`flow/run.sh`:
```
#!/bin/bash
# the make line also repeats each setting of config.mk as NAME=value (left out here)
make -C /OpenROAD-flow-scripts/flow DESIGN_CONFIG=/design/flow/config.mk WORK_HOME=/design/flow/orfs CLKGATE_MAP_FILE= finish
```
`flow/config.mk`:
```
export PLATFORM = sky130hd
export DESIGN_NAME = ClockTest
export DESIGN_NICKNAME = ClockTest
export VERILOG_FILES = /design/flow/design.v
export SDC_FILE = /design/flow/constraint.sdc
export NUM_CORES = 4
export LEC_CHECK = 0
export ABC_AREA = 1
export CAP_MARGIN = 0
export CELL_PAD_IN_SITES_DETAIL_PLACEMENT = 0
export CORE_MARGIN = 2
export CORE_UTILIZATION = 62
export GPL_ROUTABILITY_DRIVEN = 0
export GPL_TIMING_DRIVEN = 0
export MIN_ROUTING_LAYER = met1
export PLACE_DENSITY_LB_ADDON = 0.23
export SETUP_SLACK_MARGIN = 5.0
export SLEW_MARGIN = 20
```
`flow/constraint.sdc`:
```
create_clock -name core_clock -period 36.9 [get_ports {clk}]
set_input_delay 7.3800 -clock core_clock [delete_from_list [all_inputs] [get_ports {clk}]]
set_output_delay 7.3800 -clock core_clock [all_outputs]
set_load 0.01 [all_outputs]
```
`flow/design.v`:
```
`timescale 1ns / 1ps
module button_debounce (
    input clk,        
    input rst,        
    input button_in,  
    output reg button_out  
);
    parameter integer DEBOUNCE_TIME = 200; 
    reg [19:0] counter;
    reg button_state;
    always @(posedge clk or posedge rst) begin
        if (rst) begin
            counter <= 0;
            button_state <= 0;
            button_out <= 0;
        end else begin
            if (button_in != button_state) begin
                counter <= counter + 1;
                if (counter >= DEBOUNCE_TIME) begin
                    button_state <= button_in;
                    button_out <= button_in;
                    counter <= 0;
                end
            end else begin
                counter <= 0;
            end
        end
    end
endmodule
`timescale 1ns / 1ps
module operatorremainder(
    input [35:0] n,
    output reg is_multiple
);
	parameter DIVISOR = 20000;
	reg [35:0] temp;
	reg [35:0] quotient;
	reg [35:0] remainder;
	integer i;
	always @(*) begin
        temp = n;
        quotient = 0;
        remainder = 0;
        for (i = 35; i >= 0; i = i - 1) begin
            quotient = (quotient << 1) | (temp[i] ? 1'b1 : 1'b0);
            if (quotient >= DIVISOR) begin
                quotient = quotient - DIVISOR;
                remainder = (remainder << 1) | 1'b1;
            end else begin
                remainder = (remainder << 1);
            end
        end
        is_multiple = (quotient == 0);
    end
endmodule
`timescale 1ns / 1ps
module ClockTest(
	input clk,
	input rst,
	input btn,
	output reg [6:0] seg,  
	output reg [3:0] an,
	output reg buttons_pressed, 
	output reg buttons_released 
);
	wire is_divisible;  
   reg [7:0] counter;  
   reg [35:0] cnt;	 
   wire buttons_out;
	reg buttons_out_prev;
   wire [6:0] segments [15:0];  
	reg [3:0] ones;  
   reg [3:0] tens;  
	reg [3:0] s_ones;  
	reg [3:0] s_tens;  
   reg [6:0] refresh_counter;  
   reg refresh_flag;	 
   reg [7:0] clk_display;  
      assign segments[0] = 7'b1000000;   
      assign segments[1] = 7'b1111001;   
      assign segments[2] = 7'b0100100;   
      assign segments[3] = 7'b0110000;   
      assign segments[4] = 7'b0011001;   
      assign segments[5] = 7'b0010010;   
      assign segments[6] = 7'b0000010;   
      assign segments[7] = 7'b1111000;   
      assign segments[8] = 7'b0000000;   
      assign segments[9] = 7'b0010000;   
      assign segments[10] = 7'b0001000;  
      assign segments[11] = 7'b0000011;  
      assign segments[12] = 7'b1000110;  
      assign segments[13] = 7'b0100001;  
      assign segments[14] = 7'b0000110;  
      assign segments[15] = 7'b0001110;  
   button_debounce debounce (
		.clk(clk),
		.rst(rst),
		.button_in(btn),
		.button_out(buttons_out)
   );
   operatorremainder remainder (
        .n(cnt),
        .is_multiple(is_divisible)
    );
   always @ (posedge clk or posedge rst) begin
      if (rst) begin  
         cnt <= 0;
         counter <= 0;
			ones <= 0;
			tens <= 0;
			s_ones <= 0;
			s_tens <= 0;
			clk_display <= 0;
			buttons_out_prev <= 0;
			buttons_pressed <= 0;
			buttons_released <= 0;
      end else begin
			if(cnt == 1_200_000 -1) begin 
				cnt <= 0;
				ones <= 0;
				tens <= 0;
				s_ones <= 0;
				s_tens <= 0;
				clk_display <= 0;
			end else begin
			if (is_divisible) begin 
				if(clk_display == 60) begin
					s_ones <= 0;
					s_tens <= 0;
				end else begin
					clk_display <= clk_display+1;
					if(s_ones == 9) begin
						s_ones <= 0;
						s_tens <= s_tens + 1;
					end else begin
						s_ones <= s_ones + 1;
					end
				end
			end
			buttons_out_prev <= buttons_out;
			buttons_pressed <= (buttons_out & ~buttons_out_prev);	  
			buttons_released <= (~buttons_out & buttons_out_prev);  
			if (buttons_pressed) begin
				if (ones == 9) begin
					ones <= 0;
					if (tens == 9) begin
						tens <= 0;
					end else begin
						tens <= tens + 1;
					end
				end else begin
				ones <= ones + 1;
				end
			end
			cnt <= cnt + 1;
         end   
      end
   end
	always @(posedge clk or posedge rst) begin
		if (rst) begin
			refresh_counter <= 0;
			refresh_flag <= 0;
		end else begin
		refresh_counter <= refresh_counter + 1;
		if (refresh_counter == 250) begin   
			refresh_counter <= 0;
			refresh_flag <= ~refresh_flag;
		end
		end
	end
	always @(posedge clk or posedge rst) begin
		if (rst) begin
			seg <= 7'b1111111;
			an <= 4'b1111;
		end else
		case (refresh_counter[6:5])
			2'b00: begin
				seg <= segments[ones];
				an <= 4'b1110; 
			end
			2'b01: begin
				seg <= segments[tens];
				an <= 4'b1101; 
			end
				2'b10: begin
				seg <= segments[s_ones];
				an <= 4'b1011; 
			end
				2'b11: begin
				seg <= segments[s_tens];
				an <= 4'b0111; 
			end
		endcase
end
endmodule
```
==> summary.txt, run 1 <==
Figures from the flow reports.

Yosys:
- The run puts the share of synthesized cell area in and, or, nand and nor gates at 71.8%.
- The run puts the number of distinct library cells after synthesis at 88.
- After synthesis the cells add up to 34,700 sq um.
- The synthesis report gives the async set-or-reset register share as 100%.
- Each instance of the synthesized netlist takes up on average 6.14 sq um.
- In this run, the synthesized area fraction spent on adder and majority cells is recorded as 1.30%.
- Yosys shows that the main logic family after synthesis is simple AND/OR/NAND/NOR gates.
- The run gives the flip-flop and latch count after synthesis as 102.
- Yosys reports a chip area of 34,700 sq um.
- The run gives the share of synthesized cell area in and-or and or-and compound cells as 3.92%.
- The run puts the total number of yosys warnings at 3.
- The run puts the fraction of post-synthesis cell area in the top cell type by area at 16.9%.
- The run gives the post-synthesis mux area share as 0%.
- The run gives the xor and xnor area share after synthesis as 2.62%.
- Yosys attributes the largest share of cell area to sky130_fd_sc_hd__nand2_1 (17%), sky130_fd_sc_hd__nand2_4 (11%), sky130_fd_sc_hd__nand2_2 (8.0%), sky130_fd_sc_hd__nand3_1 (7.9%), sky130_fd_sc_hd__inv_1 (6.6%).
- The run puts the cell total in the yosys stat output at 5,661.
- By count the netlist is led by sky130_fd_sc_hd__nand2_1 (1,562), sky130_fd_sc_hd__inv_1 (610), sky130_fd_sc_hd__nand3_1 (545), sky130_fd_sc_hd__nor2_1 (540), sky130_fd_sc_hd__nand2_2 (445).
- Sorting the Yosys area breakdown by cell type puts at the top sky130_fd_sc_hd__nand2_1.
- The run puts the number of synthesized flops with an enable pin at 0.
- The run gives the share of the yosys chip area belonging to registers as 7.39%.
- Post-synth the commonest register cell is sky130_fd_sc_hd__dfrtp_1.
- Sorting the synthesis cell report by count puts at the top sky130_fd_sc_hd__nand2_1.
- The run puts the count of mapped cells out of synthesis at 5,661.

Setup path:
- The run puts the maximum fanout count along the critical path at 10.
- The most numerous cell type found on the critical path is sky130_fd_sc_hd__nand2_1.
- For reference, the critical path is captured by clk_display[1].
- The run gives the cell type of the slowest stage on the worst timing path as sky130_fd_sc_hd__nor2_1.
- The run gives the worst path arrival time as 25,090 ps.
- The run puts the number of gates on the worst path with buffers counted at 164.
- For the worst reg-to-reg path, the startpoint reported by OpenROAD is cnt[33].
- The kind of cell with the highest combined delay along the critical path is simple AND/OR/NAND/NOR gates.
- The run gives the data required time of the critical path as 37,220 ps.
- For flop-to-flop paths, the worst setup slack is 12,130 ps.
- The launch point of the critical path was reported as cnt[33].
- STA classifies the critical path startpoint as a flop.
- By startpoint and endpoint, the worst setup path is classified as reg -> reg.
- The critical path contains buffers and inverters numbering 26 combined.
- The run gives the worst flop-to-flop path endpoint as clk_display[1].
- The run gives the path depth of the worst reg2reg path as 164.
- The run gives the highest cell delay on the worst timing path as 700 ps.
- The worst setup path is captured at a flop.

Min path:
- The run gives the cell count of the worst hold path as 1.
- The startpoint identified for the worst hold timing path is refresh_counter[0].
- The run gives the worst min-delay path category as reg -> reg.
- The run gives the worst min-delay path endpoint as refresh_counter[0].

Routing:
- The run puts the vias after detailed routing at 35,500.
- The run gives the DRC marker count from the first detailed-route iteration as 2,941.
- Per the detail_route report, vias per standard cell equal 5.49.
- The run gives the total wire length after detailed routing as 91.4 mm.
- The run puts the residual DRC count at 0.
- The run gives the routed length per placed instance as 14.2 um.
- Once detail routing completed, the nets flagged for antenna violations numbered 0.
- The run puts the number of detailed-routing iterations run before antenna repair at 6.
- The run gives the total inserted antenna cells as 0.

Final timing:
- The pin closest to its max-slew limit shows a slew of 950 ps.
- The run gives the highest achievable clock rate as 0.0404 GHz.
- Setup repair after global routing left no endpoint under its margin.
- The run gives the sum of negative setup slack as 0 ps.
- For reference, the final report shows the max-slew violation count at 0.
- The run gives the number of hold violations in the final report as 0.
- The run gives the maximum clock skew at final layout as 13.0 ps.
- The run gives the part of the cycle the worst path needs as 67.1%.
- The run puts the clock period minus worst slack at 24,770 ps.
- The worst pin sits at a relative slew slack of 36.1%.
- The run gives the final setup violation count as 0.

Pwr:
- The run puts the switching share of total power at 29.0%.
- The worst VDD IR drop from the latest analysis is 0.0236 mV.
- The flow reported a cell area power density of 6.96 nW/um^2.
- The run gives the clock share of power as 39.9%.
- The run gives the internal power as 0.179 mW.
- The run puts the part of the total power dissipated in sequential elements at 48.2%.
- Per report_power, the top consumer among the power groups is registers.
- Per report_power, the combinational group accounts for 11.9% of the total.
- The script extracted a net switching power of 0.0730 mW.
- The run gives the total sequential power as 0.122 mW.
- The run puts the power dissipated in combinational cells at 0.0299 mW.
- The run gives the clock group total power as 0.101 mW.
- The run puts the leakage power figure at 21.8 nW.

Die:
- From bottom edge to top edge, the die measures 241 um.
- The run puts the standard cell core area at 55,200 sq um.
- The run gives the horizontal extent of the die as 241 um.
- The run puts the number of rows created at floorplan at 86.
- The overall die size recorded for this design is 57,900 sq um.
- The run gives the count of pins on the block boundary as 16.
- The initial utilization of the core area, before any placement, comes to 62.9%.

Outcome:
- The flow ran to the end and the layout has no timing, DRC or antenna violations.

Clock tree:
- TritonCTS built the clock tree.
- The run puts the H-tree depth at 3.
- The run gives the number of sinks handled by clock tree synthesis as 102.
- The run gives the number of gates resized after CTS as 0.
- The run puts the clock transition at the registers of the reported paths at 90 ps.
- The run gives the number of hold buffers added after cts as 0.
- The run puts the number of buffers on the longest clock path at 2.
- In this run the clock root is driven by a sky130_fd_sc_hd__clkbuf_16.
- At the later pin of the worst-skew pair, clock insertion delay measures 380 ps.
- The run puts the clock buffer count from CTS at 9.
- Per the repair_timing log after CTS, setup buffers inserted total 0.

Cells and area:
- The run gives the area of the multi-input gates as 27,700 sq um.
- The run puts the area of all sequential standard cells at 2570 sq um.
- The run gives the number of nets at the end of the flow as 5,739.
- The run gives the area of all placed cells without fillers as 36,200 sq um.
- The run gives the layout filler cell count as 5,319.
- The run gives the layout overhead on the synthesized area as 4.27%.

GRT:
- The run puts the global routing usage summed across all routing layers at 31.2%.
- The initial antenna violation count is 0.
- The first global-routing pass estimated 152 mm of wire.
- The run gives the largest net degree at the start of global routing as 53.
- The run puts the total congestion overflow at 0.
- The run puts the via count of the first global-routing pass at 31,800.

Place:
- The run puts the post-DP HPWL at 76.9 mm.
- The run puts the post-detailed-placement cell area at 35,900 sq um.
- The run gives the count of buffers from port buffering as 15.

Run:
- The run puts the count of tool warnings at 35.
- The number of maximum-capacitance violations recorded for the run is 0.
## stage by stage
stage / cells / setup slack [ps] / power (mW) / utilization (%) / hold slack, ps
floorplan: 5672 / 16960 / 0.143 / - / 422
global placement: 6435 / 12760 / 0.153 / 65.0 / 445
detailed placement: 6437 / 12530 / 0.153 / 65.0 / 451
CTS: 6453 / 12440 / 0.253 / 65.6 / 463
global route: 6453 / 10150 / 0.261 / 65.6 / 473
finish: 6453 / 12130 / 0.252 / 65.6 / 462
## cell type report
| type | instances | area share, % |
|---|---|---|
| inverter | 813 | 8.89 |
| multi-input combinational | 4655 | 76.5 |
| buffer | 102 | 3.57 |
| clock buffer | 9 | 0.622 |
| sequential | 102 | 7.09 |
| clock inverter | 7 | 0.238 |
| tap | 748 | 2.58 |
| timing repair buffer | 17 | 0.504 |
## routing by layer
layer / wire length (um) / share of wire (%) / GRT usage, % / vias up
met5: 0 / 0 / 0 / -
met4: 2390 / 2.6 / 9.02 / 0
met3: 5090 / 5.6 / 2.69 / 146
met2: 42400 / 46 / 52.4 / 1045
met1: 41600 / 45 / 42.6 / 16200
li1: - / - / - / 18000
==> run 2: changes to the inputs <==
- CAP_MARGIN: 0 -> 20
- CELL_PAD_IN_SITES_DETAIL_PLACEMENT: 0 -> unset
- CORE_UTILIZATION: 62 -> 70
- CTS_CLUSTER_DIAMETER: unset -> 210
- CTS_CLUSTER_SIZE: unset -> 72
- GPL_ROUTABILITY_DRIVEN: 0 -> unset
- GPL_TIMING_DRIVEN: 0 -> unset
- MIN_ROUTING_LAYER: met1 -> unset
- PLACE_DENSITY_LB_ADDON: 0.23 -> 0.01
- SETUP_SLACK_MARGIN: 5.0 -> 2.79
- clock period: 36.9 -> 25.9 ns (I/O delays scaled with it)
==> run 2 against run 1 <==
Still clean on timing, DRC and antenna. Synthesized cell count did not move. Register-to-register slack got worse by 11000 ps. Utilization is 19 points higher. Sequential cell count unchanged. Critical endpoint is now clk_display[5]. Largest cell class unchanged. Largest power group unchanged.
==> summary.txt, run 2 <==
Figures from the flow reports.

Outcome:
- The flow ran to the end and the layout has no timing, DRC or antenna violations.

Place:
- The run puts the worst slack after detailed placement at -1040 ps (-13,570 ps).
- The run gives the post-detailed-placement cell area as 35,100 sq um (-2.2%).
- The run gives the placer's final routability congestion estimate as 1.03.
- The run gives the post-DP HPWL as 79.4 mm (+3.2%).
- The count of buffers from port buffering came to 15 (unchanged).
- The run gives the placed instance count as 6,325 (-1.7%).

Cells and area:
- The run puts the post-layout utilization of the core at 84.7% (+19 points).
- Relative to the synthesized area, the layout overhead comes to 19.4%.
- The run puts the number of nets at the end of the flow at 6,125 (+6.7%).
- The final standard cell count with taps included and fillers excluded was 6,755 (+4.7%).
- The run gives the area of all placed cells without fillers as 41,500 sq um (+15%).

Yosys:
- The run puts the fraction of post-synthesis cell area in the top cell type by area at 16.9% (unchanged).
- The run puts the mapped cell area at 34,700 sq um (unchanged).
- Yosys shows that the main logic family after synthesis is simple AND/OR/NAND/NOR gates.
- The run gives the post-synthesis mux area share as 0% (unchanged).
- The adder-cell share of the synthesized area is 1.30% (unchanged).
- The run gives the most frequently used cell type in the post-synthesis netlist as sky130_fd_sc_hd__nand2_1.
- By count the netlist is led by sky130_fd_sc_hd__nand2_1 (1,562), sky130_fd_sc_hd__inv_1 (610), sky130_fd_sc_hd__nand3_1 (545), sky130_fd_sc_hd__nor2_1 (540), sky130_fd_sc_hd__nand2_2 (445).
- The run puts the number of synthesized flops with an enable pin at 0 (unchanged).
- The most used flip-flop cell after synthesis is sky130_fd_sc_hd__dfrtp_1.
- The mean instance size in the synthesized netlist came to 6.14 sq um (unchanged).
- The run puts the xor and xnor area share after synthesis at 2.62% (unchanged).
- Per the synthesis report, the dominant area consumer among library cells is sky130_fd_sc_hd__nand2_1.
- By area the synthesized netlist is led by sky130_fd_sc_hd__nand2_1 (17%), sky130_fd_sc_hd__nand2_4 (11%), sky130_fd_sc_hd__nand2_2 (8.0%), sky130_fd_sc_hd__nand3_1 (7.9%), sky130_fd_sc_hd__inv_1 (6.6%).
- The share of synthesized cell area in and-or and or-and compound cells was 3.92% (unchanged).
- The run gives the share of flip-flops with an asynchronous set or reset after synthesis as 100% (unchanged).
- The run puts the cell total in the yosys stat output at 5,661 (unchanged).
- The share of the yosys chip area belonging to registers is 7.39% (unchanged).
- The count of mapped cells out of synthesis came to 5,661 (unchanged).
- The run gives the number of distinct library cells after synthesis as 88 (unchanged).
- The share of synthesized cell area in and, or, nand and nor gates came to 71.8% (unchanged).
- The run puts the chip area line of the yosys report at 34,700 sq um (unchanged).
- The run puts the total number of yosys warnings at 3 (unchanged).
- The run puts the flip-flop and latch count after synthesis at 102 (unchanged).

Pwr:
- The run gives the clock share of power as 39.9% (about the same).
- The part of the total power dissipated in sequential elements came to 48.4% (+0.2 points).
- The largest share of the power goes to registers.
- The run gives the total sequential power as 0.175 mW (+43%).
- The run gives the largest voltage drop on the vdd net as 0.0321 mV (+36%).
- The run puts the switching power summed over all nets at 0.107 mW (+46%).
- The run puts the combinational group share of total power at 11.7% (-0.2 points).
- The run gives the ratio of total power to cell area as 8.69 nW/um^2 (+25%).
- The total power came to 0.360 mW (+43%).
- The power dissipated in combinational cells was 0.0421 mW (+41%).
- The leakage power figure was 24.5 nW (+13%).
- The run puts the internal power at 0.253 mW (+42%).
- The run gives the clock group total power as 0.144 mW (+43%).
- The switching share of total power is 29.6% (+0.66 points).

Setup path:
- The run puts the sum of buffers and inverters on the critical path at 30 (+15%).
- The run puts the highest cell delay on the worst timing path at 470 ps (-230 ps).
- The most critical setup path has its endpoint at clk_display[5].
- Broken down by cell family, the worst path's largest delay share belongs to simple AND/OR/NAND/NOR gates.
- In the setup report, the worst path falls into the class reg -> reg.
- The run gives the element type at the critical path end as a flop.
- For the worst reg-to-reg path, the startpoint reported by OpenROAD is cnt[26].
- The run puts the path depth of the worst reg2reg path at 169 (+3.0%).
- Per STA, the library cell used most along the worst path is sky130_fd_sc_hd__nand2_4.
- The run gives the data required time of the critical path as 26,210 ps (-11,010 ps).
- The run puts the worst-case register-to-register setup slack at 1460 ps (-10,660 ps).
- STA classifies the critical path startpoint as a flop.
- Looking at the reg2reg group, the worst path ends at clk_display[5].
- The number of gates on the worst path with buffers counted was 169 (+3.0%).
- The run gives the worst path arrival time as 24,740 ps (-350 ps).
- The run puts the maximum fanout count along the critical path at 11 (+1).
- The largest individual stage delay along the critical path comes from the cell sky130_fd_sc_hd__nand3_1.
- OpenSTA lists the critical path startpoint as cnt[26].

Die:
- The horizontal extent of the die was 227 um (-5.8%).
- The run gives the starting utilization of the core area as 71.0% (+8.0 points).
- The run gives the number of rows created at floorplan as 81 (-5.8%).
- The run gives the vertical die dimension as 227 um (-5.8%).
- The run gives the area of the chip as 51,400 sq um (-11%).
- The standard cell core area was 49,000 sq um (-11%).
- The run gives the count of pins on the block boundary as 16 (unchanged).

Final timing:
- The run gives the post-route worst setup slack as 1460 ps (-10,660 ps).
- The final setup violation count came to 0 (unchanged).
- The run puts the highest achievable clock rate at 0.0409 GHz (+1.4%).
- The sum of negative setup slack was 0 ps (unchanged).
- The slew at the pin with the worst max-slew slack was 1130 ps (+181 ps).
- Setup repair after global routing could not meet its margin everywhere.
- The run gives the maximum clock skew at final layout as 15.3 ps (+2.36 ps).
- The run puts the number of max-slew violations in the final report at 0 (unchanged).
- The run puts the final worst hold slack at 452 ps (-10.3 ps).
- The run puts the clock period minus worst slack at 24,440 ps (-338 ps).
- The run gives the relative max-transition margin as 23.9% (-12 points).
- The number of hold violations in the final report was 0 (unchanged).
- The run gives the part of the cycle the worst path needs as 94.3% (+27 points).

Routing:
- The run gives the vias after detailed routing as 41,900 (+18%).
- The total wire length after detailed routing was 127 mm (+39%).
- The run puts the total inserted antenna cells at 0 (unchanged).
- The run puts the DRC marker count from the first detailed-route iteration at 5,988 (+100%).
- The run puts the remaining number of nets flagged by the antenna check after routing at 0 (unchanged).
- The run gives the post-detailed-route via-to-cell ratio as 6.20 (+13%).
- The run gives the number of detailed-routing iterations run before antenna repair as 13 (+7).
- The run puts the residual DRC count at 0 (unchanged).
- The run puts the routed length per placed instance at 18.8 um (+32%).

GRT:
- The run puts the largest net degree at the start of global routing at 66 (+25%).
- The run puts the via count of the first global-routing pass at 33,700 (+6.1%).
- The run puts the total congestion overflow at 0 (unchanged).
- The initial antenna violation count is 1 (+1).
- The run puts the global routing usage summed across all routing layers at 37.7% (+6.5 points).
- The run puts the first-pass GRT wire length at 162 mm (+6.4%).

Clock tree:
- The run puts the clock latency at the later pin of the worst-skew pair at 380 ps (about the same).
- The run puts the number of hold buffers added after cts at 0 (unchanged).
- The run gives the number of buffers on the longest clock path as 2 (unchanged).
- Per the CTS log, the root buffer master is sky130_fd_sc_hd__clkbuf_16.
- The run puts the clock transition at the registers of the reported paths at 90 ps (about the same).
- TritonCTS built the clock tree.
- The run gives the number of sinks handled by clock tree synthesis as 102 (unchanged).
- The clock buffer count from CTS is 9 (unchanged).
- The H-tree depth is 3 (unchanged).

Min path:
- The run gives the worst min-delay path category as reg -> reg.
- For hold timing, the worst endpoint is refresh_counter[0].
- Looking at hold timing, the worst path starts from refresh_counter[0].
- The cell count of the worst hold path was 1 (unchanged).

Run:
- The run puts the reported max-cap violation count at 0 (unchanged).
- The run gives the count of tool warnings as 36 (+2.9%).
run 2: area by class of cell:
class	count	area, sq um
well taps	664	831
repair buffers	480	4390
fillers	3035	7480
clock buffers	9	225
clock inverters	7	72.6
flip-flops and latches	102	2580
multi-input cells	4680	30100
inverters	813	3300
run 2: what timing repair did:
item / CTS / global route
gates cloned: 11 / 26
pin swaps: 42 / 234
gates resized: 62 / 502
endpoints found under the setup margin: 16 / 16
buffers inserted: 81 / 296
run 2: layer usage:
layer | vias up | GRT usage (%) | wire, um
met2 | 3180 | 62.8 | 56700
met3 | 984 | 4.47 | 14100
met5 | - | 0 | 0
li1 | 18800 | - | -
met4 | 0 | 15.1 | 9190
met1 | 18900 | 49.4 | 46800
==> run 3: changes to the inputs <==
- ABC_AREA: 1 -> 0
- CELL_PAD_IN_SITES_DETAIL_PLACEMENT: unset -> 1
- CELL_PAD_IN_SITES_GLOBAL_PLACEMENT: unset -> 0
- CORE_UTILIZATION: 70 -> 54
- CTS_CLUSTER_DIAMETER: 210 -> 217
- CTS_CLUSTER_SIZE: 72 -> 98
- GPL_ROUTABILITY_DRIVEN: unset -> 0
- PLACE_DENSITY: unset -> 0.43
- PLACE_DENSITY_LB_ADDON: 0.01 -> unset
- SETUP_SLACK_MARGIN: 2.79 -> 5.0
- clock period: 25.9 -> 57.8 ns (I/O delays scaled with it)
==> run 3 against run 2 <==
Utilization decreased by 29 points. Synthesized cell count fell by 25%. Critical path type unchanged. Register-to-register slack improved by 11000 ps. Largest cell class unchanged. Sequential power is 51% lower. Global-route usage grew 0.29 points.
==> summary.txt, run 3 <==
Figures from the flow reports.

Final timing:
- The part of the cycle the worst path needs came to 77.7% (-17 points).
- The run puts the relative max-transition margin at 23.4% (-0.49 points).
- The number of hold violations in the final report was 0 (unchanged).
- The highest achievable clock rate was 0.0223 GHz (-46%).
- The sum of negative setup slack came to 0 ps (unchanged).
- The run gives the clock period minus worst slack as 44,890 ps (+20,450 ps).
- The slew at the pin with the worst max-slew slack was 1140 ps (+7.22 ps).
- The run puts the maximum clock skew at final layout at 17.5 ps (+2.18 ps).
- The run gives the final setup violation count as 0 (unchanged).
- Setup repair after global routing left no endpoint under its margin.
- The number of max-slew violations in the final report is 0 (unchanged).

Setup path:
- The run gives the number of gates on the worst path with buffers counted as 119 (-30%).
- The run puts the highest cell delay on the worst timing path at 890 ps (+420 ps).
- Tracing the worst setup path back leads to its startpoint at cnt[28].
- The run puts the worst path arrival time at 45,170 ps (+20,430 ps).
- By startpoint and endpoint, the worst setup path is classified as reg -> reg.
- The run gives the critical path capture point as s_tens[3].
- The slowest stage of the critical path is the sky130_fd_sc_hd__nor2_2 cell.
- The cell that appears most often on the critical path is sky130_fd_sc_hd__xnor2_1.
- The endpoint identified for the worst register-to-register timing path is s_tens[3].
- The run puts the path depth of the worst reg2reg path at 119 (-30%).
- STA classifies the critical path startpoint as a flop.
- The kind of cell with the highest combined delay along the critical path is AND-OR/OR-AND gates.
- The maximum fanout count along the critical path is 26 (+15).
- The worst setup path is captured at a flop.
- The run gives the startpoint of the worst register-to-register path as cnt[28].
- The run puts the sum of buffers and inverters on the critical path at 5 (-83%).
- The run gives the worst-case register-to-register setup slack as 12,910 ps (+11,450 ps).
- The run puts the data required time of the critical path at 58,080 ps (+31,870 ps).

Clock tree:
- The run gives the clock transition at the registers of the reported paths as 90 ps (about the same).
- The clock latency at the later pin of the worst-skew pair came to 370 ps (about the same).
- The run puts the number of setup buffers added after CTS at 0 (-100%).
- The run gives the number of sinks handled by clock tree synthesis as 102 (unchanged).
- The run gives the H-tree depth as 3 (unchanged).
- The number of hold buffers added after cts is 0 (unchanged).
- The run puts the number of gates resized after CTS at 0 (-100%).
- The run gives the cell at the root of the clock tree as sky130_fd_sc_hd__clkbuf_16.
- The run gives the clock buffer count from CTS as 9 (unchanged).
- TritonCTS built the clock tree.
- The run gives the number of buffers on the longest clock path as 2 (unchanged).

Yosys:
- The run puts the mean instance size in the synthesized netlist at 7.05 sq um (+15%).
- The count of mapped cells out of synthesis is 4,269 (-25%).
- The run gives the cell type with the highest aggregate area in the netlist as sky130_fd_sc_hd__xnor2_1.
- The run puts the share of synthesized cell area in and-or and or-and compound cells at 34.8% (+31 points).
- The chip area line of the yosys report is 30,100 sq um (-13%).
- The run gives the number of synthesized flops with an enable pin as 0 (unchanged).
- The run gives the cell total in the yosys stat output as 4,269 (-25%).
- The run gives the largest non-sequential cell family by area as AND-OR/OR-AND gates.
- The run gives the total number of yosys warnings as 3 (unchanged).
- For this run the top cell type by instance count after synthesis was sky130_fd_sc_hd__nand2_1.
- The run gives the flip-flop and latch count after synthesis as 102 (unchanged).
- Counting instances in the post-synthesis netlist gives the leading cell types as sky130_fd_sc_hd__nand2_1 (389), sky130_fd_sc_hd__nor2_1 (348), sky130_fd_sc_hd__xnor2_1 (309), sky130_fd_sc_hd__a21oi_1 (228), sky130_fd_sc_hd__nand3_1 (200).
- For this run, the leading register cell type out of synthesis is sky130_fd_sc_hd__dfrtp_1.
- The run puts the mapped cell area at 30,100 sq um (-13%).
- Ranked by total cell area, the synthesized netlist is headed by sky130_fd_sc_hd__xnor2_1 (9.0%), sky130_fd_sc_hd__dfrtp_1 (7.6%), sky130_fd_sc_hd__nand2_1 (4.8%), sky130_fd_sc_hd__nor2_1 (4.3%), sky130_fd_sc_hd__a21oi_1 (3.8%).
- The post-synthesis mux area share was 4.76% (+4.8 points).
- The run puts the share of synthesized cell area in and, or, nand and nor gates at 32.5% (-39 points).
- The run gives the fraction of post-synthesis cell area in the top cell type by area as 8.99% (-7.9 points).
- The run puts the xor and xnor area share after synthesis at 12.7% (+10 points).
- The run gives the number of distinct library cells after synthesis as 147 (+67%).
- The run puts the share of flip-flops with an asynchronous set or reset after synthesis at 100% (unchanged).
- The adder-cell share of the synthesized area was 1.53% (+0.23 points).
- The run puts the share of the yosys chip area belonging to registers at 8.52% (+1.1 points).

Run:
- The run gives the count of tool warnings as 37 (+2.8%).
- The reported max-cap violation count came to 0 (unchanged).

Pwr:
- The run puts the clock group total power at 0.0620 mW (-57%).
- The ratio of total power to cell area came to 5.87 nW/um^2 (-32%).
- The run puts the leakage power figure at 12.0 nW (-51%).
- The group that draws the most power in this run is registers.
- The part of the total power dissipated in sequential elements was 47.7% (-0.7 points).
- The run puts the power dissipated in combinational cells at 0.0322 mW (-24%).
- The run gives the switching power summed over all nets as 0.0579 mW (-46%).
- The clock share of power is 34.4% (-5.5 points).
- The run puts the total sequential power at 0.0860 mW (-51%).
- The internal power is 0.122 mW (-52%).
- The run puts the switching share of total power at 32.1% (+2.5 points).
- The combinational group share of total power is 17.9% (+6.2 points).
- The run gives the largest voltage drop on the vdd net as 0.0117 mV (-63%).

Die:
- The run puts the count of pins on the block boundary at 16 (unchanged).
- The run puts the number of rows created at floorplan at 86 (+6.2%).
- The horizontal extent of the die was 240 um (+5.9%).
- The starting utilization of the core area is 54.7% (-16 points).
- The run gives the standard cell core area as 55,100 sq um (+13%).
- The area of the chip came to 57,700 sq um (+12%).
- The run gives the vertical die dimension as 240 um (+5.9%).

Routing:
- The run puts the total wire length after detailed routing at 114 mm (-10%).
- The run gives the residual DRC count as 0 (unchanged).
- The vias after detailed routing came to 35,200 (-16%).
- The routed length per placed instance came to 23.5 um (+25%).
- The remaining number of nets flagged by the antenna check after routing came to 0 (unchanged).
- The run gives the post-detailed-route via-to-cell ratio as 7.24 (+17%).
- The total inserted antenna cells was 0 (unchanged).
- The run gives the DRC marker count from the first detailed-route iteration as 3,260 (-46%).
- The number of detailed-routing iterations run before antenna repair is 5 (-8).

GRT:
- The run puts the largest net degree at the start of global routing at 72 (+9.1%).
- The run gives the first-pass GRT wire length as 182 mm (+13%).
- The run puts the initial antenna violation count at 0 (-1).
- The run puts the total congestion overflow at 0 (unchanged).
- The run gives the via count of the first global-routing pass as 33,300 (-1.1%).
- The run gives the global routing usage summed across all routing layers as 38.0% (+0.29 points).

Cells and area:
- The run puts the layout filler cell count at 7,402 (+140%).
- The run puts the layout overhead on the synthesized area at 1.95%.
- The final standard cell count with taps included and fillers excluded is 4,856 (-28%).
- The number of nets at the end of the flow is 4,142 (-32%).
- The run gives the post-layout utilization of the core as 55.7% (-29 points).

Min path:
- The startpoint identified for the worst hold timing path is refresh_counter[4].
- Note that the worst hold path type here is reg -> reg.
- The run puts the cell count of the worst hold path at 1 (unchanged).
- The run gives the worst min-delay path endpoint as refresh_counter[4].

Place:
- The run gives the count of buffers from port buffering as 15 (unchanged).
- The run puts the post-DP HPWL at 90.3 mm (+14%).
- The run puts the placed instance count at 4,840 (-23%).

Outcome:
- The run finished with no timing, DRC or antenna violations.
-- run 3: layer usage --
metal / GRT usage, % / vias up / share of wire, % / wire (um)
met1: 53.3 / 17400 / 45 / 51600
li1: - / 16300 / - / -
met4: 9.20 / 0 / 2.2 / 2510
met3: 4.33 / 175 / 6.9 / 7910
met2: 62.0 / 1333 / 46 / 52100
met5: 0 / - / 0 / 0
-- run 3: layout make-up --
cell class	count	area (sq um)	share of cell area [%]
multi-input combinational	3829	26100	84.9
sequential	102	2570	8.36
tap	748	936	3.05
timing repair buffer	53	435	1.42
inverter	108	408	1.33
clock buffer	9	225	0.734
clock inverter	7	65.1	0.212
-- run 3: per-stage QoR --
| step | worst slack (ps) | hold WS (ps) | instance area [sq um] | total power, mW |
|---|---|---|---|---|
| global route | 9710 | 495 | 30700 | 0.188 |
| detailed placement | 13780 | 466 | 30400 | 0.119 |
| CTS | 13550 | 475 | 30700 | 0.182 |
| floorplan | 22270 | 439 | 30200 | 0.108 |
| global placement | 15330 | 459 | 30400 | 0.117 |
| finish | 12910 | 477 | 30700 | 0.180 |
==> run 4: changes to the inputs <==
- ABC_AREA: 0 -> 1
- CAP_MARGIN: 20 -> 15
- CELL_PAD_IN_SITES_DETAIL_PLACEMENT: 1 -> unset
- CELL_PAD_IN_SITES_GLOBAL_PLACEMENT: 0 -> 2
- CORE_ASPECT_RATIO: unset -> 1.46
- CORE_MARGIN: 2 -> 9
- CORE_UTILIZATION: 54 -> 51
- CTS_CLUSTER_DIAMETER: 217 -> 317
- CTS_CLUSTER_SIZE: 98 -> unset
- HOLD_SLACK_MARGIN: unset -> 0.1
- MIN_ROUTING_LAYER: unset -> met2
- PLACE_DENSITY: 0.43 -> 0.79
- SETUP_SLACK_MARGIN: 5.0 -> -1.19
- SLEW_MARGIN: 20 -> 5
- TNS_END_PERCENT: unset -> 20
- clock period: 57.8 -> 27.8 ns (I/O delays scaled with it)
==> run 4 against run 3 <==
The run now fails in 3_1_place_gp_skip_io. Synthesized area increased by 15%. Synthesized cell count increased by 33%. Die size is 35% higher.
==> summary.txt, run 4 <==
Figures from the flow reports.

Yosys:
- The synthesized design spends more area on one cell type than any other, namely sky130_fd_sc_hd__nand2_1.
- The synthesis run identifies the leading combinational cell family as simple AND/OR/NAND/NOR gates.
- The run puts the share of synthesized cell area in and, or, nand and nor gates at 71.8% (+39 points).
- The run puts the mapped cell area at 34,700 sq um (+15%).
- The run gives the count of mapped cells out of synthesis as 5,661 (+33%).
- Sorting the synthesis cell report by count puts at the top sky130_fd_sc_hd__nand2_1.
- The run puts the number of distinct library cells after synthesis at 88 (-40%).
- Among all flip-flop cells after synthesis, the most frequent one is sky130_fd_sc_hd__dfrtp_1.
- The run gives the cell total in the yosys stat output as 5,661 (+33%).
- The run puts the share of synthesized cell area in and-or and or-and compound cells at 3.92% (-31 points).
- The run puts the post-synthesis mux area share at 0% (-4.8 points).
- The run gives the flip-flop and latch count after synthesis as 102 (unchanged).
- The run puts the total number of yosys warnings at 3 (unchanged).
- In the post-synthesis netlist, the biggest area contributors are sky130_fd_sc_hd__nand2_1 (17%), sky130_fd_sc_hd__nand2_4 (11%), sky130_fd_sc_hd__nand2_2 (8.0%), sky130_fd_sc_hd__nand3_1 (7.9%), sky130_fd_sc_hd__inv_1 (6.6%).
- The run puts the mean instance size in the synthesized netlist at 6.14 sq um (-13%).
- The xor and xnor area share after synthesis was 2.62% (-10 points).
- The run gives the fraction of post-synthesis cell area in the top cell type by area as 16.9% (+7.9 points).
- The run gives the number of synthesized flops with an enable pin as 0 (unchanged).
- The adder-cell share of the synthesized area is 1.30% (-0.23 points).
- The run puts the share of the yosys chip area belonging to registers at 7.39% (-1.1 points).
- The run puts the chip area line of the yosys report at 34,700 sq um (+15%).
- The run gives the share of flip-flops with an asynchronous set or reset after synthesis as 100% (unchanged).
- Counting instances in the post-synthesis netlist gives the leading cell types as sky130_fd_sc_hd__nand2_1 (1,562), sky130_fd_sc_hd__inv_1 (610), sky130_fd_sc_hd__nand3_1 (545), sky130_fd_sc_hd__nor2_1 (540), sky130_fd_sc_hd__nand2_2 (445).

Die:
- The run puts the area of the chip at 78,000 sq um (+35%).
- The run puts the horizontal extent of the die at 234 um (-2.6%).
- The run puts the standard cell core area at 67,500 sq um (+22%).
- The run gives the vertical die dimension as 333 um (+39%).
- The run puts the starting utilization of the core area at 51.5% (-3.2 points).
- The number of rows created at floorplan was 115 (+34%).

Outcome:
- The flow did not finish.
- The flow stopped in 3_1_place_gp_skip_io.
- The tool reported: "[ERROR GPL-0301] Utilization 104.878 % exceeds 100%".
==> run 5: changes to the inputs <==
- CAP_MARGIN: 15 -> 20
- CELL_PAD_IN_SITES_GLOBAL_PLACEMENT: 2 -> unset
- CORE_ASPECT_RATIO: 1.46 -> unset
- CORE_MARGIN: 9 -> 2
- CORE_UTILIZATION: 51 -> 58
- CTS_CLUSTER_DIAMETER: 317 -> unset
- GPL_ROUTABILITY_DRIVEN: 0 -> unset
- HOLD_SLACK_MARGIN: 0.1 -> unset
- MIN_ROUTING_LAYER: met2 -> unset
- PLACE_DENSITY: 0.79 -> unset
- SETUP_SLACK_MARGIN: -1.19 -> unset
- SLEW_MARGIN: 5 -> 20
- TNS_END_PERCENT: 20 -> unset
- clock period: 27.8 -> 32.6 ns (I/O delays scaled with it)
==> run 5 against run 4 <==
Die size decreased by 21%. Synthesized cell count is the same. Now clean on timing, DRC and antenna. Synthesized area stayed put.
==> summary.txt, run 5 <==
Figures from the flow reports.

Outcome:
- The flow ran to the end and the layout has no timing, DRC or antenna violations.

Yosys:
- The post-synthesis mux area share came to 0% (unchanged).
- The run gives the fraction of post-synthesis cell area in the top cell type by area as 16.9% (unchanged).
- For reference, the top cells by count after synthesis are sky130_fd_sc_hd__nand2_1 (1,562), sky130_fd_sc_hd__inv_1 (610), sky130_fd_sc_hd__nand3_1 (545), sky130_fd_sc_hd__nor2_1 (540), sky130_fd_sc_hd__nand2_2 (445).
- The share of synthesized cell area in and-or and or-and compound cells came to 3.92% (unchanged).
- Among the non-sequential cells, simple AND/OR/NAND/NOR gates take the most area.
- In the post-synthesis netlist, the cell with the most instances is sky130_fd_sc_hd__nand2_1.
- The run puts the flip-flop and latch count after synthesis at 102 (unchanged).
- The run gives the primary flip-flop cell chosen by synthesis mapping as sky130_fd_sc_hd__dfrtp_1.
- The run gives the chip area line of the yosys report as 34,700 sq um (unchanged).
- The run puts the number of synthesized flops with an enable pin at 0 (unchanged).
- The share of the yosys chip area belonging to registers was 7.39% (unchanged).
- The run puts the cell total in the yosys stat output at 5,661 (unchanged).
- The run puts the number of distinct library cells after synthesis at 88 (unchanged).
- The count of mapped cells out of synthesis was 5,661 (unchanged).
- The run gives the share of flip-flops with an asynchronous set or reset after synthesis as 100% (unchanged).
- Sorting the synthesized cells by area gives the leading types as sky130_fd_sc_hd__nand2_1 (17%), sky130_fd_sc_hd__nand2_4 (11%), sky130_fd_sc_hd__nand2_2 (8.0%), sky130_fd_sc_hd__nand3_1 (7.9%), sky130_fd_sc_hd__inv_1 (6.6%).
- The run puts the share of synthesized cell area in and, or, nand and nor gates at 71.8% (unchanged).
- sky130_fd_sc_hd__nand2_1 takes more of the synthesized area than any other cell.
- The run puts the mean instance size in the synthesized netlist at 6.14 sq um (unchanged).
- The run gives the total number of yosys warnings as 3 (unchanged).
- The run puts the mapped cell area at 34,700 sq um (unchanged).
- The xor and xnor area share after synthesis came to 2.62% (unchanged).
- The run puts the adder-cell share of the synthesized area at 1.30% (unchanged).

Pwr:
- The internal power of the cells totals 0.204 mW.
- The run gives the clock group total power as 0.120 mW.
- The run puts the clock share of power at 41.2%.
- Looking at the power breakdown, sequential logic takes 47.6% of the total.
- The run puts the leakage power figure at 21.2 nW.
- The run gives the total power as 0.290 mW.
- The run puts the switching share of total power at 29.9%.
- The run gives the power dissipated in combinational cells as 0.0324 mW.
- The run puts the total sequential power at 0.138 mW.
- The largest share of the power goes to registers.
- For this design the ratio of total power to cell area is 8.30 nW/um^2.
- The run puts the switching power summed over all nets at 0.0870 mW.
- The run gives the largest voltage drop on the vdd net as 0.0214 mV.
- The run puts the combinational group share of total power at 11.2%.

Routing:
- The run puts the post-detailed-route via-to-cell ratio at 5.38.
- The run puts the residual DRC count at 0.
- The run gives the routed length per placed instance as 15.0 um.
- The run puts the total wire length after detailed routing at 96.0 mm.
- The run gives the total inserted antenna cells as 0.
- The violation tally recorded at the end of detailed-routing iteration 0 is 2,409.
- The pre-antenna-repair detailed-routing pass consisted of 6 iterations.
- The run puts the remaining number of nets flagged by the antenna check after routing at 0.
- The run gives the vias after detailed routing as 34,300.

Setup path:
- Looking at the setup timing report, the critical path kind is reg -> reg.
- The run gives the cell type of the slowest stage on the worst timing path as sky130_fd_sc_hd__dfrtp_1.
- The kind of cell with the highest combined delay along the critical path is simple AND/OR/NAND/NOR gates.
- The run gives the maximum fanout count along the critical path as 38.
- The run gives the data required time of the critical path as 32,870 ps.
- The run gives the highest cell delay on the worst timing path as 720 ps.
- In this design, the critical path's most frequently occurring cell is sky130_fd_sc_hd__nand2_2.
- STA classifies the critical path endpoint as a flop.
- Following the worst setup path forward leads to its endpoint at clk_display[6].
- The run gives the worst-case register-to-register setup slack as 2810 ps.
- The run gives the origin of the worst setup path as cnt[35].
- Looking at the reg2reg group, the worst path starts from cnt[35].
- The arrival time of data at the worst endpoint is listed as 30,060 ps.
- Looking at the reg2reg group, the worst path ends at clk_display[6].
- The number of buffers and inverters on the critical path is 14.
- The worst setup path is launched from a flop.
- STA shows the worst reg2reg path with a cell count of 151.
- The run puts the number of gates on the worst path with buffers counted at 151.

Run:
- The run puts the reported max-cap violation count at 0.
- The run puts the count of tool warnings at 37.

Final timing:
- The run puts the maximum clock skew at final layout at 10.3 ps.
- The run gives the number of max-slew violations in the final report as 0.
- The worst-case max-slew headroom was logged as 38.5%.
- Setup repair after global routing left no endpoint under its margin.
- The run gives the number of hold violations in the final report as 0.
- The worst path needs 29,790 ps of the cycle, external delays included.
- The run gives the sum of negative setup slack as 0 ps.
- The flow reports an fmax of 0.0336 GHz.
- The run puts the final setup violation count at 0.
- The run gives the part of the cycle the worst path needs as 91.4%.
- The run gives the slew at the pin with the worst max-slew slack as 914 ps.

Cells and area:
- Summing all flip-flop and latch instances after layout gives 2570 sq um.
- The run gives the layout overhead on the synthesized area as 0.800%.
- The run puts the layout filler cell count at 6,009.
- The run gives the number of nets at the end of the flow as 5,641.
- The area taken by multi-input combinational cells is reported as 27,700 sq um.

Place:
- The run puts the placer's final routability congestion estimate at 0.979.
- The run gives the count of buffers from port buffering as 15.
- The run gives the post-DP HPWL as 81.3 mm.

GRT:
- The run puts the first-pass GRT wire length at 158 mm.
- The run gives the via count of the first global-routing pass as 31,100.
- The run puts the largest net degree at the start of global routing at 66.
- The run puts the total congestion overflow at 0.
- The run gives the global routing usage summed across all routing layers as 30.3%.
- The run puts the initial antenna violation count at 0.

Clock tree:
- The run gives the clock latency at the later pin of the worst-skew pair as 380 ps.
- CTS added clock buffers totalling 9.
- The run puts the number of setup buffers added after CTS at 0.
- The run puts the H-tree depth at 3.
- The clock tree has to reach 102 sinks.
- The run gives the number of hold buffers added after cts as 0.
- Looking at the clock tree report, the root buffer type is sky130_fd_sc_hd__clkbuf_16.
- The run puts the clock transition at the registers of the reported paths at 90 ps.
- The run gives the number of gates resized after CTS as 0.
- TritonCTS built the clock tree.
- The run puts the number of buffers on the longest clock path at 2.

Min path:
- The run gives the cell count of the worst hold path as 1.
- The worst hold path belongs to the class reg -> reg.
- The run gives the worst min-delay path endpoint as refresh_counter[0].
- The worst hold path begins at refresh_counter[0].

Die:
- The run puts the standard cell core area at 59,100 sq um (-12%).
- The horizontal extent of the die was 249 um (+6.3%).
- The run gives the count of pins on the block boundary as 16.
- The run gives the number of rows created at floorplan as 89 (-23%).
- The area of the chip came to 61,900 sq um (-21%).
- The starting utilization of the core area came to 58.7% (+7.3 points).
- The run gives the vertical die dimension as 249 um (-25%).
run 5: final cells by class:
class                      instances  area share, %
timing repair buffer              20          0.593
tap                              773           2.76
sequential                       102           7.33
clock buffer                       9          0.643
multi-input combinational       4656           79.2
clock inverter                     7          0.247
inverter                         813           9.18
run 5: metrics by stage:
step	worst slack, ps	instances	util (%)	area, sq um	hold WS (ps)
after floorplan	12660	5672	-	34800	422
after global placement	2470	6362	58.6	34600	445
after detailed placement	1680	6362	58.6	34600	450
after CTS	1590	6378	59.1	35000	462
after global routing	22.6	6380	59.2	35000	474
final	2810	6380	59.2	35000	456
run 5: metal layers:
metal  vias up  GRT usage, %  routed length, um
li1      17800             -                  -
met1     15600          42.2              45700
met2       757          51.9              45000
met3       109          1.50               3630
met4         0          5.96               1660
met5         -             0                  0
==> run 6: changes to the inputs <==
- CAP_MARGIN: 20 -> 5
- CORE_UTILIZATION: 58 -> 70
- HOLD_SLACK_MARGIN: unset -> -0.1
- MAX_ROUTING_LAYER: unset -> met4
- clock period: 32.6 -> 45.2 ns (I/O delays scaled with it)
==> run 6 against run 5 <==
Global-route usage increased by 6.5 points. Synthesized area unchanged. Setup slack better by 11000 ps. Worst hold slack worse by 1.3 ps. Cell count fell by 1.8%. Clock power down 29%. Sequential share of layout area about the same. Clock skew is 2.0 ps higher. Power down 28%. Via count is 2.3% higher. Highest routed layer unchanged.
==> summary.txt, run 6 <==
Figures from the flow reports.

Final timing:
- The final setup violation count is 0 (unchanged).
- The highest achievable clock rate was 0.0322 GHz (-4.0%).
- The run gives the number of hold violations in the final report as 0 (unchanged).
- The run puts the number of max-slew violations in the final report at 0 (unchanged).
- Setup repair after global routing left no endpoint under its margin.
- The run gives the relative max-transition margin as 22.3% (-16 points).
- The run puts the post-route worst setup slack at 14,170 ps (+11,370 ps).
- The run gives the sum of negative setup slack as 0 ps (unchanged).
- The run gives the part of the cycle the worst path needs as 68.6% (-23 points).
- The run puts the maximum clock skew at final layout at 12.3 ps (+2.04 ps).
- The run gives the clock period minus worst slack as 31,030 ps (+1230 ps).
- The run gives the slew at the pin with the worst max-slew slack as 1160 ps (+241 ps).
- The run puts the final worst hold slack at 454 ps (-1.25 ps).

Min path:
- The run gives the worst min-delay path endpoint as refresh_counter[0].
- The run gives the worst min-delay path category as reg -> reg.
- The run puts the cell count of the worst hold path at 1 (unchanged).
- The worst hold path begins at refresh_counter[0].

Setup path:
- The most critical setup path has its endpoint at clk_display[5].
- The run gives the origin of the worst setup path as cnt[33].
- The run gives the maximum fanout count along the critical path as 38 (unchanged).
- Among cell families on the critical path, the largest total delay comes from simple AND/OR/NAND/NOR gates.
- The run gives the sum of buffers and inverters on the critical path as 18 (+4).
- The run gives the worst-case register-to-register setup slack as 14,170 ps (+11,370 ps).
- The timing report shows the most common cell along the critical path to be sky130_fd_sc_hd__nand2_2.
- STA classifies the critical path endpoint as a flop.
- Per the timing report, the most critical flop-to-flop path finishes at clk_display[5].
- The run gives the highest cell delay on the worst timing path as 840 ps (+120 ps).
- The run puts the path depth of the worst reg2reg path at 152 (+0.66%).
- The data required time of the critical path was 45,470 ps (+12,600 ps).
- Looking at the critical path, the single cell with the biggest stage delay is sky130_fd_sc_hd__nand3_2.
- The run gives the critical setup path kind as reg -> reg.
- The run gives the worst path arrival time as 31,290 ps (+1230 ps).
- The run gives the startpoint type of the worst setup path as a flop.
- The run gives the startpoint of the worst register-to-register path as cnt[33].
- The run puts the number of gates on the worst path with buffers counted at 152 (+0.66%).

Clock tree:
- The run puts the number of setup buffers added after CTS at 0 (unchanged).
- TritonCTS built the clock tree.
- The run puts the number of gates resized after CTS at 0 (unchanged).
- The clock buffer count from CTS was 9 (unchanged).
- The run puts the clock latency at the later pin of the worst-skew pair at 370 ps (about the same).
- The run puts the number of hold buffers added after cts at 0 (unchanged).
- The run puts the number of sinks handled by clock tree synthesis at 102 (unchanged).
- The tree is rooted in a sky130_fd_sc_hd__clkbuf_16.
- The run gives the number of buffers on the longest clock path as 2 (unchanged).
- The run puts the clock transition at the registers of the reported paths at 90 ps (about the same).
- The run gives the H-tree depth as 3 (unchanged).

Place:
- The run puts the worst slack after detailed placement at 14,690 ps (+13,010 ps).
- The count of buffers from port buffering came to 15 (unchanged).
- The placed instance count was 6,252 (-1.7%).
- The post-DP HPWL is 78.0 mm (-4.1%).
- The placer's final routability congestion estimate came to 1.11 (+14%).

Yosys:
- The synthesis run identifies the leading combinational cell family as simple AND/OR/NAND/NOR gates.
- The share of synthesized cell area in and, or, nand and nor gates came to 71.8% (unchanged).
- The mapped cell area was 34,700 sq um (unchanged).
- In the synthesized netlist the dominant register cell turns out to be sky130_fd_sc_hd__dfrtp_1.
- The run puts the total number of yosys warnings at 3 (unchanged).
- Of all cell types, the one taking the most synthesized area is sky130_fd_sc_hd__nand2_1.
- The run gives the mean instance size in the synthesized netlist as 6.14 sq um (unchanged).
- By instance count, the leading cell after synthesis is sky130_fd_sc_hd__nand2_1.
- The run puts the post-synthesis mux area share at 0% (unchanged).
- The run puts the number of distinct library cells after synthesis at 88 (unchanged).
- The share of the yosys chip area belonging to registers came to 7.39% (unchanged).
- The run gives the cell total in the yosys stat output as 5,661 (unchanged).
- The flip-flop and latch count after synthesis is 102 (unchanged).
- The xor and xnor area share after synthesis is 2.62% (unchanged).
- The run puts the number of synthesized flops with an enable pin at 0 (unchanged).
- The run puts the fraction of post-synthesis cell area in the top cell type by area at 16.9% (unchanged).
- The run puts the adder-cell share of the synthesized area at 1.30% (unchanged).
- The run gives the share of synthesized cell area in and-or and or-and compound cells as 3.92% (unchanged).
- In the post-synthesis netlist, the biggest area contributors are sky130_fd_sc_hd__nand2_1 (17%), sky130_fd_sc_hd__nand2_4 (11%), sky130_fd_sc_hd__nand2_2 (8.0%), sky130_fd_sc_hd__nand3_1 (7.9%), sky130_fd_sc_hd__inv_1 (6.6%).
- The share of flip-flops with an asynchronous set or reset after synthesis was 100% (unchanged).
- Yosys reports that the most numerous cell types are sky130_fd_sc_hd__nand2_1 (1,562), sky130_fd_sc_hd__inv_1 (610), sky130_fd_sc_hd__nand3_1 (545), sky130_fd_sc_hd__nor2_1 (540), sky130_fd_sc_hd__nand2_2 (445).
- The run gives the chip area line of the yosys report as 34,700 sq um (unchanged).
- The count of mapped cells out of synthesis is 5,661 (unchanged).

Routing:
- The run puts the vias after detailed routing at 35,100 (+2.3%).
- The remaining number of nets flagged by the antenna check after routing came to 0 (unchanged).
- The run gives the DRC marker count from the first detailed-route iteration as 3,091 (+28%).
- The total inserted antenna cells was 0 (unchanged).
- The run puts the total wire length after detailed routing at 93.0 mm (-3.2%).
- The routed length per placed instance is 14.8 um (-1.4%).
- The number of detailed-routing iterations run before antenna repair was 8 (+2).
- The run gives the residual DRC count as 0 (unchanged).
- The run puts the post-detailed-route via-to-cell ratio at 5.60 (+4.1%).

Pwr:
- The run puts the total sequential power at 0.100 mW (-28%).
- The run puts the switching share of total power at 29.9% (about the same).
- The internal power was 0.147 mW (-28%).
- The run puts the combinational group share of total power at 11.3% (about the same).
- The clock share of power was 41.0% (-0.2 points).
- The run puts the part of the total power dissipated in sequential elements at 47.8% (+0.2 points).
- The clock group total power came to 0.0858 mW (-29%).
- The largest voltage drop on the vdd net was 0.0327 mV (+53%).
- Looking at the group totals, the largest power group turns out to be registers.
- The run gives the leakage power figure as 21.2 nW (-0.17%).
- The ratio of total power to cell area was 6.01 nW/um^2 (-28%).
- The run puts the power dissipated in combinational cells at 0.0236 mW (-27%).
- The run puts the switching power summed over all nets at 0.0627 mW (-28%).

Die:
- The run puts the starting utilization of the core area at 71.0% (+12 points).
- The run gives the count of pins on the block boundary as 16 (unchanged).
- The run gives the area of the chip as 51,400 sq um (-17%).
- The run gives the vertical die dimension as 227 um (-8.8%).
- The number of rows created at floorplan came to 81 (-9.0%).
- The standard cell core area is 49,000 sq um (-17%).
- The run gives the horizontal extent of the die as 227 um (-8.8%).

Run:
- The run gives the reported max-cap violation count as 0 (unchanged).
- The run puts the count of tool warnings at 37 (unchanged).

GRT:
- The first-pass GRT wire length was 153 mm (-3.1%).
- The run gives the initial antenna violation count as 0 (unchanged).
- The run puts the total congestion overflow at 0 (unchanged).
- The run puts the largest net degree at the start of global routing at 58 (-12%).
- The via count of the first global-routing pass is 31,700 (+2.2%).
- The global routing usage summed across all routing layers was 36.8% (+6.5 points).

Cells and area:
- The run puts the layout overhead on the synthesized area at 0.220%.
- The run gives the number of nets at the end of the flow as 5,638 (-0.053%).
- The final standard cell count with taps included and fillers excluded is 6,268 (-1.8%).

Outcome:
- The run finished with no timing, DRC or antenna violations.
run 6: final cells by class:
class	instances	area [sq um]
flip-flops and latches	102	2570
fillers	4664	14100
inverters	813	3220
repair buffers	18	173
well taps	664	831
multi-input cells	4655	27700
clock inverters	7	88.8
clock buffers	9	225
run 6: layer usage:
metal,GRT usage (%),share of wire (%),up-vias
met5,-,0,-
met4,11.2,2.9,0
met3,3.45,6.0,196
met2,60.5,47,1210
met1,47.8,45,15900
li1,-,-,17800
run 6: stage by stage:
stage | util, % | instance area, sq um | power, mW
2_1_floorplan | - | 34800 | 0.117
3_3_place_gp | 70.5 | 34500 | 0.124
3_5_place_dp | 70.5 | 34500 | 0.125
4_1_cts | 71.1 | 34800 | 0.210
5_1_grt | 71.1 | 34800 | 0.217
6_report | 71.1 | 34800 | 0.209
==> run 7: changes to the inputs <==
- ABC_AREA: 1 -> unset
- CAP_MARGIN: 5 -> 20
- CORE_UTILIZATION: 70 -> 72
- CTS_CLUSTER_DIAMETER: unset -> 377
- HOLD_SLACK_MARGIN: -0.1 -> unset
- MAX_ROUTING_LAYER: met4 -> unset
- SETUP_SLACK_MARGIN: unset -> 1.34
- clock period: 45.2 -> 7.41 ns (I/O delays scaled with it)
==> run 7 against run 6 <==
The run now fails in 3_5_place_dp. Synthesized area is 13% lower. Synthesized cell count is 25% lower. Die size is 15% lower.
==> summary.txt, run 7 <==
Figures from the flow reports.

Yosys:
- The run gives the adder-cell share of the synthesized area as 1.53% (+0.23 points).
- The biggest area contributor in the post-synthesis netlist is sky130_fd_sc_hd__xnor2_1.
- The run gives the share of synthesized cell area in and, or, nand and nor gates as 32.5% (-39 points).
- Grouping non-sequential cells by family puts the most area in AND-OR/OR-AND gates.
- The run gives the share of synthesized cell area in and-or and or-and compound cells as 34.8% (+31 points).
- The run gives the number of synthesized flops with an enable pin as 0 (unchanged).
- The run puts the chip area line of the yosys report at 30,100 sq um (-13%).
- The run gives the count of mapped cells out of synthesis as 4,269 (-25%).
- The run gives the xor and xnor area share after synthesis as 12.7% (+10 points).
- The share of flip-flops with an asynchronous set or reset after synthesis was 100% (unchanged).
- The run puts the flip-flop and latch count after synthesis at 102 (unchanged).
- The run puts the cell total in the yosys stat output at 4,269 (-25%).
- By area the synthesized netlist is led by sky130_fd_sc_hd__xnor2_1 (9.0%), sky130_fd_sc_hd__dfrtp_1 (7.6%), sky130_fd_sc_hd__nand2_1 (4.8%), sky130_fd_sc_hd__nor2_1 (4.3%), sky130_fd_sc_hd__a21oi_1 (3.8%).
- The run puts the mapped cell area at 30,100 sq um (-13%).
- The post-synthesis mux area share was 4.76% (+4.8 points).
- The run gives the total number of yosys warnings as 3 (unchanged).
- The share of the yosys chip area belonging to registers came to 8.52% (+1.1 points).
- The fraction of post-synthesis cell area in the top cell type by area is 8.99% (-7.9 points).
- For this run the top cell type by instance count after synthesis was sky130_fd_sc_hd__nand2_1.
- Among all flip-flop cells after synthesis, the most frequent one is sky130_fd_sc_hd__dfrtp_1.
- Ranked by instance count, the synthesized netlist is headed by sky130_fd_sc_hd__nand2_1 (389), sky130_fd_sc_hd__nor2_1 (348), sky130_fd_sc_hd__xnor2_1 (309), sky130_fd_sc_hd__a21oi_1 (228), sky130_fd_sc_hd__nand3_1 (200).
- The run puts the mean instance size in the synthesized netlist at 7.05 sq um (+15%).
- The run gives the number of distinct library cells after synthesis as 147 (+67%).

Place:
- The run gives the count of buffers from port buffering as 15 (unchanged).
- The run gives the placer's final routability congestion estimate as 1.15 (+3.2%).

Outcome:
- Per the run summary, the flow got no further than 3_5_place_dp.
- The tool reported: "[ERROR DPL-0038] Utilization greater than 100%, impossible to legalize".
- The run stopped with a tool error.

Die:
- The run gives the count of pins on the block boundary as 16 (unchanged).
- The run puts the standard cell core area at 41,000 sq um (-16%).
- The run puts the area of the chip at 43,500 sq um (-15%).
- The run gives the vertical die dimension as 209 um (-8.0%).
- The horizontal extent of the die came to 209 um (-8.0%).
- The run gives the number of rows created at floorplan as 74 (-8.6%).
- The starting utilization of the core area is 73.4% (+2.5 points).
-- run 7: through the flow --
step	hold WS (ps)	cell area [sq um]
3_3_place_gp	456	45300
2_1_floorplan	439	31800
==> run 8: changes to the inputs <==
- ABC_AREA: unset -> 1
- CELL_PAD_IN_SITES_DETAIL_PLACEMENT: unset -> 0
- CELL_PAD_IN_SITES_GLOBAL_PLACEMENT: unset -> 0
- CTS_CLUSTER_DIAMETER: 377 -> 236
- CTS_CLUSTER_SIZE: unset -> 24
- GPL_ROUTABILITY_DRIVEN: unset -> 0
- MAX_ROUTING_LAYER: unset -> met4
- PLACE_DENSITY_LB_ADDON: unset -> 0.01
- SETUP_SLACK_MARGIN: 1.34 -> 5.0
- clock period: 7.41 -> 37.4 ns (I/O delays scaled with it)
==> run 8 against run 7 <==
The run now finishes clean. Synthesized area up 15%. Synthesized cell count up 33%. Die size up 15%.
==> summary.txt, run 8 <==
Figures from the flow reports.

Clock tree:
- The run gives the number of setup buffers added after CTS as 0.
- The run puts the number of hold buffers added after cts at 0.
- TritonCTS built the clock tree.
- As reported, the later end of the worst-skew pair has a clock insertion delay of 370 ps.
- CTS placed an instance of sky130_fd_sc_hd__clkbuf_16 at the clock tree root.
- The run puts the number of sinks handled by clock tree synthesis at 102.
- The run gives the number of buffers on the longest clock path as 2.
- The CTS report gives the tree buffer count as 9.
- The run puts the clock transition at the registers of the reported paths at 90 ps.
- The run gives the H-tree depth as 3.

Yosys:
- sky130_fd_sc_hd__nand2_1 is the most common cell in the netlist.
- The run puts the share of flip-flops with an asynchronous set or reset after synthesis at 100% (unchanged).
- By count the netlist is led by sky130_fd_sc_hd__nand2_1 (1,562), sky130_fd_sc_hd__inv_1 (610), sky130_fd_sc_hd__nand3_1 (545), sky130_fd_sc_hd__nor2_1 (540), sky130_fd_sc_hd__nand2_2 (445).
- The run gives the mean instance size in the synthesized netlist as 6.14 sq um (-13%).
- The run puts the xor and xnor area share after synthesis at 2.62% (-10 points).
- In the post-synthesis netlist, the biggest area contributors are sky130_fd_sc_hd__nand2_1 (17%), sky130_fd_sc_hd__nand2_4 (11%), sky130_fd_sc_hd__nand2_2 (8.0%), sky130_fd_sc_hd__nand3_1 (7.9%), sky130_fd_sc_hd__inv_1 (6.6%).
- The chip area line of the yosys report is 34,700 sq um (+15%).
- The run gives the share of the yosys chip area belonging to registers as 7.39% (-1.1 points).
- The run gives the flip-flop and latch count after synthesis as 102 (unchanged).
- The share of synthesized cell area in and, or, nand and nor gates came to 71.8% (+39 points).
- The run gives the total number of yosys warnings as 3 (unchanged).
- Post-synth the commonest register cell is sky130_fd_sc_hd__dfrtp_1.
- The run gives the number of synthesized flops with an enable pin as 0 (unchanged).
- The run puts the count of mapped cells out of synthesis at 5,661 (+33%).
- The run gives the number of distinct library cells after synthesis as 88 (-40%).
- The synthesis run identifies the leading combinational cell family as simple AND/OR/NAND/NOR gates.
- The run puts the share of synthesized cell area in and-or and or-and compound cells at 3.92% (-31 points).
- The run gives the cell type with the highest aggregate area in the netlist as sky130_fd_sc_hd__nand2_1.
- The post-synthesis mux area share is 0% (-4.8 points).
- The run gives the mapped cell area as 34,700 sq um (+15%).
- The run gives the fraction of post-synthesis cell area in the top cell type by area as 16.9% (+7.9 points).
- The run gives the cell total in the yosys stat output as 5,661 (+33%).
- The run gives the adder-cell share of the synthesized area as 1.30% (-0.23 points).

Routing:
- For this run, the detailed router reports a per-instance via density of 5.67.
- The run puts the routed length per placed instance at 14.8 um.
- The DRC violation total left in the routed layout is recorded as 0.
- The run puts the number of detailed-routing iterations run before antenna repair at 8.
- The run puts the total inserted antenna cells at 0.
- The run puts the vias after detailed routing at 35,300.
- The run puts the total wire length after detailed routing at 91.8 mm.
- Nets still carrying antenna violations after routing amount to 0.
- The detailed router finished its first iteration with 3,427 violations.

GRT:
- The run puts the routing usage on met3 at 2.53%.
- The run gives the total congestion overflow as 0.
- The run puts the global routing usage summed across all routing layers at 36.9%.
- The run gives the largest net degree at the start of global routing as 59.
- The run gives the initial antenna violation count as 0.
- The run puts the global routing met2 resource utilization at 60.6%.
- Global routing put the most usage on met2.
- The run gives the met1 track demand over resource as 48.6%.
- The run gives the first-pass GRT wire length as 152 mm.
- The via count of the first global-routing pass was 31,800.

Setup path:
- The run gives the maximum fanout count along the critical path as 38.
- The run puts the data required time of the critical path at 37,670 ps.
- STA classifies the critical path startpoint as a flop.
- The run puts the sum of buffers and inverters on the critical path at 18.
- The critical path is of the reg -> reg type.
- For reference, the critical path is captured by clk_display[5].
- The critical path runs through a total of 154 cells.
- The timing report attributes the biggest portion of critical-path delay to simple AND/OR/NAND/NOR gates.
- The run gives the startpoint of the worst register-to-register path as cnt[35].
- The OpenROAD report gives the critical path a data arrival time of 29,690 ps.
- The run gives the origin of the worst setup path as cnt[35].
- Measured in cells, the most critical reg-to-reg path has a length of 154.
- The timing report shows that the slowest cell on the worst path is sky130_fd_sc_hd__dfrtp_1.
- Per STA, the library cell used most along the worst path is sky130_fd_sc_hd__nand2_2.
- The worst setup path is captured at a flop.
- For this run, the slowest stage of the critical path takes 700 ps.
- The worst register-to-register path ends at clk_display[5].
- The run puts the worst-case register-to-register setup slack at 7970 ps.

Die:
- The run puts the area of the chip at 50,000 sq um (+15%).
- The run puts the horizontal extent of the die at 224 um (+7.3%).
- The count of pins on the block boundary was 16 (unchanged).
- The run gives the vertical die dimension as 224 um (+7.3%).
- The run puts the starting utilization of the core area at 72.9% (-0.51 points).
- The standard cell core area was 47,600 sq um (+16%).
- The run puts the number of rows created at floorplan at 80 (+8.1%).

Pwr:
- In this run, the clock network consumes 40.6% of the power.
- Per the OpenROAD power report, leakage power amounts to 21.2 nW.
- The flow reports that combinational logic draws 11.2% of the design power.
- The run puts the switching share of total power at 29.3%.
- The run gives the largest voltage drop on the vdd net as 0.0287 mV.
- The run puts the internal power at 0.177 mW.
- Summed over the clock group, the power is 0.102 mW.
- The run puts the switching power summed over all nets at 0.0735 mW.
- Combinational cells consume a total of 0.0281 mW.
- The run puts the part of the total power dissipated in sequential elements at 48.2%.
- The largest part of the power goes to registers.
- The run puts the ratio of total power to cell area at 7.20 nW/um^2.
- The run puts the total sequential power at 0.121 mW.

Final timing:
- Setup repair after global routing left no endpoint under its margin.
- Per the finish-stage timing summary, setup violations number 0.
- Based on the critical path, the design can be clocked at up to 0.0340 GHz.
- The run gives the final worst hold slack as 456 ps.
- The run gives the slew at the pin with the worst max-slew slack as 864 ps.
- Per the final report, max-transition violations number 0.
- After layout, the setup clock skew is reported as 10.1 ps.
- The run puts the sum of negative setup slack at 0 ps.
- The run gives the relative max-transition margin as 41.8%.
- The run puts the part of the cycle the worst path needs at 78.7%.
- Counting endpoints that fail hold in the final report gives 0.
- The run gives the clock period minus worst slack as 29,430 ps.

Min path:
- For the worst min-delay path, the startpoint reported by OpenROAD is refresh_counter[0].
- Hold analysis shows the worst path with a depth of 1.
- The run gives the worst min-delay path endpoint as refresh_counter[0].
- The worst hold path belongs to the class reg -> reg.

Cells and area:
- The run gives the layout overhead on the synthesized area as 0.216%.
- The run gives the area of all placed cells without fillers as 34,800 sq um.
- In the final design database the tool counted 5,640 nets.
- The run puts the post-layout utilization of the core at 73.1%.

Place:
- The run puts the post-DP HPWL at 76.8 mm.
- The run gives the count of buffers from port buffering as 15 (unchanged).
- The run puts the post-detailed-placement cell area at 34,400 sq um.

Outcome:
- The run finished with no timing, DRC or antenna violations.

Run:
- The run gives the reported max-cap violation count as 0.
- The run puts the count of tool warnings at 35.
-- run 8: final cells by class --
| cell class | count | area, sq um |
|---|---|---|
| repair buffers | 19 | 200 |
| fillers | 4289 | 12800 |
| inverters | 813 | 3220 |
| multi-input cells | 4656 | 27700 |
| flip-flops and latches | 102 | 2570 |
| clock buffers | 9 | 225 |
| well taps | 615 | 769 |
| clock inverters | 7 | 88.8 |
-- run 8: stage by stage --
| stage | setup slack, ps | std cells | power (mW) |
|---|---|---|---|
| floorplan | 17460 | 5672 | 0.141 |
| detailed placement | 7110 | 6203 | 0.151 |
| global placement | 8130 | 6203 | 0.151 |
| CTS | 7040 | 6219 | 0.252 |
| finish | 7970 | 6221 | 0.251 |
| global route | 5160 | 6221 | 0.260 |
-- run 8: layer usage --
layer  share of wire [%]  up-vias  wire [um]
met5                   0        -          0
met4                 3.4        0       3080
met3                 6.1      231       5630
met2                  46     1308      42500
met1                  44    15900      40600
li1                    -    17800          -
-- run 8: what timing repair did --
action,in CTS,in global routing
endpoints found under the setup margin,0,16
gates resized,0,3
hold endpoints to repair,0,0
Power figures rest on the tool's default switching activity, not on a simulated workload.
